==> 08-18: inputs <==
==> flow/design.v <==
`timescale 1ns / 1ps
module OV7670_MemController (
    input  logic        clk,
    input  logic        reset,
    input  logic        href,
    input  logic        vsync,
    input  logic [ 7:0] ov7670_data,
    output logic        we,
    output logic [16:0] wAddr,
    output logic [15:0] wData,
    output logic        camera_dp_en,
    output logic        v_finish_camera,
    output logic [ 9:0] x_pixel_camera,
    output logic [ 9:0] y_pixel_camera
);
    logic [15:0] pixel_data;
    logic [ 9:0] h_counter;   
    logic [ 9:0] v_counter;   
    assign wAddr = v_counter * 320 + h_counter[9:1];
    assign wData = pixel_data;
    assign x_pixel_camera = h_counter / 2;
    assign y_pixel_camera = v_counter;
    assign camera_dp_en = ((x_pixel_camera < 320) && (y_pixel_camera < 240));
    always_ff @(posedge clk, posedge reset) begin
        if (reset) begin
            h_counter  <= 0;
            pixel_data <= 0;
            we         <= 1'b0;
        end else begin
            if (href) begin
                h_counter <= h_counter + 1;
                if (h_counter[0] == 0) begin
                    pixel_data[15:8] <= ov7670_data;
                    we               <= 1'b0;
                end else begin
                    pixel_data[7:0] <= ov7670_data;
                    we              <= 1'b1;
                end
            end else begin
                h_counter <= 0;
                we        <= 1'b0;
            end
        end
    end
    always_ff @(posedge clk, posedge reset) begin
        if (reset) begin
            v_counter <= 0;
        end else begin
            if (vsync) begin
                v_counter <= 0;
            end else begin
                if (h_counter == (320 * 2 - 1)) begin
                    v_counter <= v_counter + 1;
                end
            end
        end
    end
    logic v_sync_flag;
    always_ff @(posedge clk or posedge reset) begin
        if (reset) begin
            v_sync_flag <= 0;
            v_finish_camera <= 0;
        end else if (vsync) begin
            if (!v_sync_flag) begin
                v_sync_flag <= 1;
                v_finish_camera <= 1;
            end else begin
                v_finish_camera <= 0;
            end
        end else begin
            v_sync_flag <= 0;
            v_finish_camera <= 0;
        end
    end
endmodule
module negedge_detect (
    input  logic clk,
    input  logic reset,
    input  logic x,
    output logic o_tick
);
    logic tmp_reg;
    always_ff @(posedge clk or posedge reset) begin
        if (reset) begin
            tmp_reg <= 0;
        end else begin
            tmp_reg <= x;
        end
    end
    assign o_tick = (~x) & tmp_reg;
endmodule
`timescale 1ns / 1ps
module rgb_to_hsv (
    input  logic [4:0] r_data,
    input  logic [5:0] g_data,
    input  logic [4:0] b_data,
    output logic [1:0] r_g_decision,     
    output logic [7:0] s_data,
    output logic [7:0] v_data
);
    localparam GREEN_R_MAX_THRESHOLD = 120;
    localparam GREEN_G_MIN_THRESHOLD = 180;
    localparam GREEN_B_MAX_THRESHOLD = 120;
    localparam RED_R_MIN_THRESHOLD = 190;
    localparam RED_G_MAX_THRESHOLD = 100;
    localparam RED_B_MAX_THRESHOLD = 100;
    logic [7:0] r_8b;
    logic [7:0] g_8b;
    logic [7:0] b_8b;
    logic [7:0] max_val;
    logic [7:0] min_val;
    assign r_8b = {r_data, r_data[4:2]};
    assign g_8b = {g_data, g_data[5:4]};
    assign b_8b = {b_data, b_data[4:2]};
    always_comb begin
        if ((g_8b >= GREEN_G_MIN_THRESHOLD) && (r_8b <= GREEN_R_MAX_THRESHOLD) && (b_8b <= GREEN_B_MAX_THRESHOLD)) begin
            r_g_decision = 1;
        end
        else if ((r_8b >= RED_R_MIN_THRESHOLD) && (g_8b <= RED_G_MAX_THRESHOLD) && (b_8b <= RED_B_MAX_THRESHOLD)) begin
            r_g_decision = 0;
        end else begin
            r_g_decision = 2;
        end
    end
    find_max_val U_MAX_VAL (
        .x1 (r_8b),
        .x2 (g_8b),
        .x3 (b_8b),
        .max(max_val)
    );
    find_min_val U_MIN_VAL (
        .x1 (r_8b),
        .x2 (g_8b),
        .x3 (b_8b),
        .min(min_val)
    );
    assign v_data = max_val;
    always_comb begin
        if (!max_val) begin
            s_data = 0;
        end else begin
            s_data = ((max_val - min_val) * 255) / max_val;
        end
    end
endmodule
module find_max_val (
    input  logic [7:0] x1,
    input  logic [7:0] x2,
    input  logic [7:0] x3,
    output logic [7:0] max
);
    logic [7:0] temp_max;
    assign temp_max = (x1 > x2) ? x1 : x2;
    assign max = (temp_max > x3) ? temp_max : x3;
endmodule
module find_min_val (
    input  logic [7:0] x1,
    input  logic [7:0] x2,
    input  logic [7:0] x3,
    output logic [7:0] min
);
    logic [7:0] temp_min;
    assign temp_min = (x1 < x2) ? x1 : x2;
    assign min = (temp_min < x3) ? temp_min : x3;
endmodule
`timescale 1ns / 1ps
module Label_Gen (
    input  logic [7:0] s_data,
    input  logic [7:0] v_data,
    input  logic [1:0] r_g_decision,
    output logic [2:0] label_data
);
    localparam ROAD = 0;
    localparam WALK_ROAD = 1;
    localparam BACKGROUND = 2;
    localparam CAR = 3;
    localparam HUMAN = 4;
    localparam ROAD_V_THRESHOLD = 38;
    localparam ROAD_S_THRESHOLD = 77;
    localparam WALK_V_THRESHOLD = 179;
    localparam WALK_S_THRESHOLD = 51;
    always_comb begin
        if (r_g_decision == 0) begin
            label_data = CAR;
        end 
        else if (r_g_decision == 1) begin
            label_data = HUMAN;
        end 
        else if ((v_data >= WALK_V_THRESHOLD) && (s_data <= WALK_S_THRESHOLD)) begin
            label_data = WALK_ROAD;
        end
        else if((v_data <= ROAD_V_THRESHOLD) && (s_data <= ROAD_S_THRESHOLD)) begin
            label_data = ROAD;
        end 
        else begin
            label_data = BACKGROUND;
        end
    end
endmodule
`timescale 1ns / 1ps
module cam_pixel_labeler (
    input  logic        clk,
    input  logic        reset,
    input  logic        href,
    input  logic        vsync,
    input  logic [ 7:0] ov7670_data,
    output logic        we,
    output logic [16:0] wAddr,
    output logic [ 2:0] label_data,
    output logic        camera_dp_en,
    output logic        v_finish_camera,
    output logic [ 9:0] x_pixel_camera,
    output logic [ 9:0] y_pixel_camera
);
    logic [15:0] ov7670_wData;
    logic [ 1:0] r_g_decision;
    logic [ 7:0] s_data;
    logic [ 7:0] v_data;
    OV7670_MemController U_OV7670_MemController (
        .clk            (clk),
        .reset          (reset),
        .href           (href),
        .vsync          (vsync),
        .ov7670_data    (ov7670_data),
        .we             (we),
        .wAddr          (wAddr),
        .wData          (ov7670_wData),
        .camera_dp_en   (camera_dp_en),
        .v_finish_camera(v_finish_camera),
        .x_pixel_camera (x_pixel_camera),
        .y_pixel_camera (y_pixel_camera)
    );
    rgb_to_hsv U_rgb_to_hsv (
        .r_data      (ov7670_wData[15:11]),
        .g_data      (ov7670_wData[10:5]),
        .b_data      (ov7670_wData[4:0]),
        .s_data      (s_data),
        .v_data      (v_data),
        .r_g_decision(r_g_decision)
    );
    Label_Gen U_Label_Gen (
        .r_g_decision(r_g_decision),
        .s_data      (s_data),
        .v_data      (v_data),
        .label_data  (label_data)
    );
endmodule
==> flow/run.sh <==
#!/bin/bash
# the make line also repeats each setting of config.mk as NAME=value (left out here)
make -C /OpenROAD-flow-scripts/flow DESIGN_CONFIG=/design/flow/config.mk WORK_HOME=/design/flow/orfs CLKGATE_MAP_FILE= finish
==> flow/config.mk <==
export PLATFORM = sky130hd
export DESIGN_NAME = cam_pixel_labeler
export DESIGN_NICKNAME = cam_pixel_labeler
export VERILOG_FILES = /design/flow/design.v
export SDC_FILE = /design/flow/constraint.sdc
export NUM_CORES = 4
export LEC_CHECK = 0
export CAP_MARGIN = 20
export CORE_MARGIN = 2
export CORE_UTILIZATION = 72
export CTS_CLUSTER_DIAMETER = 233
export CTS_CLUSTER_SIZE = 31
export HOLD_SLACK_MARGIN = -0.09
export SLEW_MARGIN = 20
==> flow/constraint.sdc <==
create_clock -name core_clock -period 100.0 [get_ports {clk}]
set_input_delay 20.0000 -clock core_clock [delete_from_list [all_inputs] [get_ports {clk}]]
set_output_delay 20.0000 -clock core_clock [all_outputs]
set_load 0.01 [all_outputs]
==> inputs of 06-27, as changes to 08-18 <==
--- a/flow/config.mk
+++ b/flow/config.mk
@@ -6,9 +6,8 @@
 export NUM_CORES = 4
 export LEC_CHECK = 0
+export ABC_AREA = 1
 export CAP_MARGIN = 20
 export CORE_MARGIN = 2
-export CORE_UTILIZATION = 72
-export CTS_CLUSTER_DIAMETER = 233
-export CTS_CLUSTER_SIZE = 31
-export HOLD_SLACK_MARGIN = -0.09
+export CORE_UTILIZATION = 40
+export HOLD_SLACK_MARGIN = 0.01
 export SLEW_MARGIN = 20
==> flow/constraint.sdc (replaced) <==
create_clock -name core_clock -period 150.0 [get_ports {clk}]
set_input_delay 30.0000 -clock core_clock [delete_from_list [all_inputs] [get_ports {clk}]]
set_output_delay 30.0000 -clock core_clock [all_outputs]
set_load 0.01 [all_outputs]
==> inputs of 05-17, as changes to 08-18 <==
--- a/flow/config.mk
+++ b/flow/config.mk
@@ -7,8 +7,7 @@
 export LEC_CHECK = 0
 export CAP_MARGIN = 20
+export CORE_ASPECT_RATIO = 1.2
 export CORE_MARGIN = 2
-export CORE_UTILIZATION = 72
-export CTS_CLUSTER_DIAMETER = 233
-export CTS_CLUSTER_SIZE = 31
-export HOLD_SLACK_MARGIN = -0.09
+export CORE_UTILIZATION = 60
+export PLACE_DENSITY_LB_ADDON = 0.0
 export SLEW_MARGIN = 20
==> flow/constraint.sdc (replaced) <==
create_clock -name core_clock -period 150.0 [get_ports {clk}]
set_input_delay 30.0000 -clock core_clock [delete_from_list [all_inputs] [get_ports {clk}]]
set_output_delay 30.0000 -clock core_clock [all_outputs]
set_load 0.01 [all_outputs]
==> out/metrics.json <==
{
  "grt": {
    "use_met1": 0.2898
  },
  "routing": {
    "drt-met1-wl_um": 36060,
    "wl_met2_um": 33350,
    "routed_wire_length_per_instance_um": 13.29,
    "route.vias.total": 27650
  },
  "yosys": {
    "topCombFamilyByArea": "simple AND/OR/NAND/NOR gates",
    "leading_area_contributor_after_synthesis": "sky130_fd_sc_hd__nand2_1",
    "synth.top_cells.by_area": "sky130_fd_sc_hd__nand2_1, sky130_fd_sc_hd__ha_1, sky130_fd_sc_hd__inv_1",
    "common_cells": "sky130_fd_sc_hd__nand2_1, sky130_fd_sc_hd__inv_1, sky130_fd_sc_hd__nor2_1, sky130_fd_sc_hd__nand3_1, sky130_fd_sc_hd__ha_1"
  },
  "status": {
    "status": "timing/DRC/antenna clean"
  },
  "critical_path": {
    "worst_path_dominant_cell_family": "simple AND/OR/NAND/NOR gates",
    "timing.rr.end": "U_OV7670_MemController.v_counter[9]$_DFFE_PP0P_",
    "path_buffers": 84
  },
  "die": {
    "die_y_um": 262.0,
    "dieArea_um2": 68630,
    "num_tap_cells": 864
  },
  "final_layout": {
    "inverters": 730,
    "fillers": 7261
  }
}
# the run above: 06-27

==> out/metrics.json <==
{
  "die": {
    "dieArea_um2": 34790,
    "die_y_um": 186.5
  },
  "status": {
    "status": "finished with violations",
    "check.faults": "setup timing"
  },
  "timing": {
    "setup_violations": 2,
    "finalWorstSetupSlack_ns": -4.458
  },
  "yosys": {
    "topCombFamilyByArea": "AND-OR/OR-AND gates"
  },
  "routing": {
    "drt-met1-wl_um": 34070
  },
  "critical_path": {
    "path_buffers": 35
  },
  "final_layout": {
    "inverters": 156
  }
}
# the run above: 08-18

==> out/metrics.json <==
{
  "status": {
    "status": "timing/DRC/antenna clean"
  },
  "final_layout": {
    "fillers": 3708,
    "inverters": 156
  },
  "grt": {
    "use_met1": 0.3736
  },
  "routing": {
    "routed_wire_length_per_instance_um": 18.10
  },
  "yosys": {
    "leading_area_contributor_after_synthesis": "sky130_fd_sc_hd__ha_1",
    "common_cells": "sky130_fd_sc_hd__ha_1, sky130_fd_sc_hd__nand2_1, sky130_fd_sc_hd__nor2_1, sky130_fd_sc_hd__a21oi_1, sky130_fd_sc_hd__nor3_1"
  },
  "critical_path": {
    "worst_path_dominant_cell_family": "AND-OR/OR-AND gates",
    "timing.rr.end": "U_OV7670_MemController.v_counter[9]$_DFFE_PP0P_"
  }
}
# the run above: 05-17

